==> 03-01: inputs <==
// FFT
module FFT(
    input                   clk,
    input                   rst_n,
    input                   valid_i,
    input signed [10:0]      x_r,
    output                  finish,
    output signed [16:0]    answer
);
clock: 8.33 ns
lec_check: 0
abc_area: 1
cap_margin: 10
cell_pad_in_sites_global_placement: 2
core_margin: 3
core_utilization: 42
cts_cluster_diameter: 110
gpl_routability_driven: 0
gpl_timing_driven: 1
min_routing_layer: met1
place_density_lb_addon: 0.03
setup_slack_margin: 0.11
slew_margin: 40
run.sh (not shown) runs the stock make flow with config.mk's settings and CLKGATE_MAP_FILE=.
==> inputs of 02-05, as changes to 03-01 <==
Settings changed: CAP_MARGIN 10 to 25, CELL_PAD_IN_SITES_GLOBAL_PLACEMENT 2 to default, CORE_ASPECT_RATIO from default to 0.62, CORE_MARGIN 3 to 5, CORE_UTILIZATION 42 to 70, CTS_CLUSTER_DIAMETER 110 to 59, CTS_CLUSTER_SIZE from default to 39, MAX_ROUTING_LAYER from default to met5, MIN_ROUTING_LAYER met1 to met2, PLACE_DENSITY_LB_ADDON 0.03 to default, SETUP_SLACK_MARGIN 0.11 to -0.21, SLEW_MARGIN 40 to 30.
==> flow/constraint.sdc (replaced) <==
create_clock -name core_clock -period 10.0 [get_ports {clk}]
set_input_delay 2.0000 -clock core_clock [delete_from_list [all_inputs] [get_ports {clk}]]
set_output_delay 2.0000 -clock core_clock [all_outputs]
set_load 0.01 [all_outputs]
==> inputs of 03-18, as changes to 03-01 <==
Settings changed: ABC_AREA 1 to default, CAP_MARGIN 10 to 20, CELL_PAD_IN_SITES_GLOBAL_PLACEMENT 2 to default, CORE_MARGIN 3 to 2, CORE_UTILIZATION 42 to 29, CTS_CLUSTER_DIAMETER 110 to default, GPL_ROUTABILITY_DRIVEN 0 to default, GPL_TIMING_DRIVEN 1 to default, MIN_ROUTING_LAYER met1 to default, PLACE_DENSITY_LB_ADDON 0.03 to default, SETUP_SLACK_MARGIN 0.11 to default, SLEW_MARGIN 40 to 20.
==> flow/constraint.sdc (replaced) <==
create_clock -name core_clock -period 13.8 [get_ports {clk}]
set_input_delay 2.7600 -clock core_clock [delete_from_list [all_inputs] [get_ports {clk}]]
set_output_delay 2.7600 -clock core_clock [all_outputs]
set_load 0.01 [all_outputs]
==> inputs of 12-02, as changes to 03-01 <==
Settings changed: CAP_MARGIN 10 to 25, CORE_ASPECT_RATIO from default to 0.62, CORE_MARGIN 3 to 5, CORE_UTILIZATION 42 to 70, CTS_CLUSTER_DIAMETER 110 to 59, CTS_CLUSTER_SIZE from default to 39, MAX_ROUTING_LAYER from default to met5, MIN_ROUTING_LAYER met1 to met2, PLACE_DENSITY_LB_ADDON 0.03 to default, SETUP_SLACK_MARGIN 0.11 to -0.21, SLEW_MARGIN 40 to 30, TNS_END_PERCENT from default to 5.
==> flow/constraint.sdc (replaced) <==
create_clock -name core_clock -period 10.0 [get_ports {clk}]
set_input_delay 2.0000 -clock core_clock [delete_from_list [all_inputs] [get_ports {clk}]]
set_output_delay 2.0000 -clock core_clock [all_outputs]
set_load 0.01 [all_outputs]
==> notes <==
03-01 produced a clean layout. 12-02 aborted during global placement without I/O (3_1_place_gp_skip_io). 02-05 died in global routing (5_1_grt) on GRT-0116. 03-18 completed with no timing, DRC or antenna violations. Between 03-01 and 03-18, the lower worst setup slack is in 03-01 (gap 3300 ps). Via count: 03-01 is higher than 03-18 (16%). Against 03-01, the first-iteration DRC count of 03-18 is smaller by about 23%. Of 03-01 and 03-18, 03-01 has the higher wire length (gap 37%, measured against 03-18). Of 03-18 and 03-01, 03-01 has the higher clock-buffer cell count (gap 41). Register-to-register slack: 03-01 is lower than 03-18 (3300 ps).

* * *

==> inputs of job 3366 <==
FFT again, from the RTL that the note above started with.
==> flow/config.mk <==
export PLATFORM = sky130hd
export DESIGN_NAME = FFT
export DESIGN_NICKNAME = FFT
export VERILOG_FILES = /design/flow/design.v
export SDC_FILE = /design/flow/constraint.sdc
export NUM_CORES = 4
export LEC_CHECK = 0
export CAP_MARGIN = 20
export CORE_MARGIN = 4
export CORE_UTILIZATION = 40
export CTS_CLUSTER_DIAMETER = 97
export MAX_ROUTING_LAYER = met4
export SLEW_MARGIN = 5
export TNS_END_PERCENT = 40
==> flow/constraint.sdc <==
create_clock -name core_clock -period 12.8 [get_ports {clk}]
set_input_delay 2.5600 -clock core_clock [delete_from_list [all_inputs] [get_ports {clk}]]
set_output_delay 2.5600 -clock core_clock [all_outputs]
set_load 0.01 [all_outputs]
==> inputs of job 9294, as changes to job 3366 <==
Settings changed: CAP_MARGIN 20 to 25, CORE_MARGIN 4 to 2, CTS_CLUSTER_DIAMETER 97 to default, MAX_ROUTING_LAYER met4 to default, SLEW_MARGIN 5 to 15, TNS_END_PERCENT 40 to default.
==> flow/constraint.sdc (replaced) <==
create_clock -name core_clock -period 10.0 [get_ports {clk}]
set_input_delay 2.0000 -clock core_clock [delete_from_list [all_inputs] [get_ports {clk}]]
set_output_delay 2.0000 -clock core_clock [all_outputs]
set_load 0.01 [all_outputs]
==> inputs of job 6690, as changes to job 3366 <==
Settings changed: CORE_MARGIN 4 to 2, CTS_CLUSTER_DIAMETER 97 to default, MAX_ROUTING_LAYER met4 to default, SLEW_MARGIN 5 to 20, TNS_END_PERCENT 40 to default.
==> flow/constraint.sdc (replaced) <==
create_clock -name core_clock -period 4.88 [get_ports {clk}]
set_input_delay 0.9760 -clock core_clock [delete_from_list [all_inputs] [get_ports {clk}]]
set_output_delay 0.9760 -clock core_clock [all_outputs]
set_load 0.01 [all_outputs]
==> results_slide.txt <==
Run Summary

Outcome
  – Status: finished clean

Clock network
  – Post-CTS Setup Bufs: 0

Power
  – Leakage power: 70.5 nW
  – Sw Ratio: 21.6%
  – Pwr/cell area: 101 mW/mm²
  – Clock group: 7.52 mW

STA
  – Worst-margin pin slew: around 1.3 ns

Critical path
  – Most used cell, CP: fa_1
  – Reg2reg start: stg2.Control_unit.count[5]

Finish
  – Register fraction of the total cell area: 39.0%

Route
  – Via count: between 90k and 100k
  – Number of vias per cell: 5.38

Floorplan
  – Die area: 0.342 mm²
(the above is from job 3366)
==> results_slide.txt <==
Run Summary

Outcome
  – Status: complete, but fails checks
  – Blocking Checks: negative setup slack

Power
  – Leakage power: 78.7 nW
  – Sw Ratio: 21.8%
  – Clock group: 19.5 mW

Finish
  – Seq cells: 2298
  – Register fraction of the total cell area: 35.2%

STA
  – # setup viols final: approximately 110
  – Final worst slack: -2.22 ns

Route
  – Via count: approximately 100k

Critical path
  – Reg2reg start: stg3.Control_unit.count[7]
(the above is from job 6690)
==> results_slide.txt <==
Run Summary

Finish
  – #MultiIn Comb: around 8.4k

Power
  – Clock group: 9.89 mW
  – Pwr/cell area: 131 mW/mm²
  – Leakage power: 70.7 nW

Route
  – Number of vias per cell: 5.40
  – Via count: between 90k and 100k

Floorplan
  – Die area: 0.338 mm²

Critical path
  – Most used cell, CP: fa_1
  – Reg2reg start: stg2.Control_unit.count[5]

STA
  – Worst-margin pin slew: 1.17 ns
  – Hold Fails Final Rpt: 0

Outcome
  – Status: finished clean

Clock network
  – Post-CTS Setup Bufs: 0

Place
  – Place WS: roughly 1.5 ns
(the above is from job 9294)
Power is estimated from default activity; no workload was simulated.
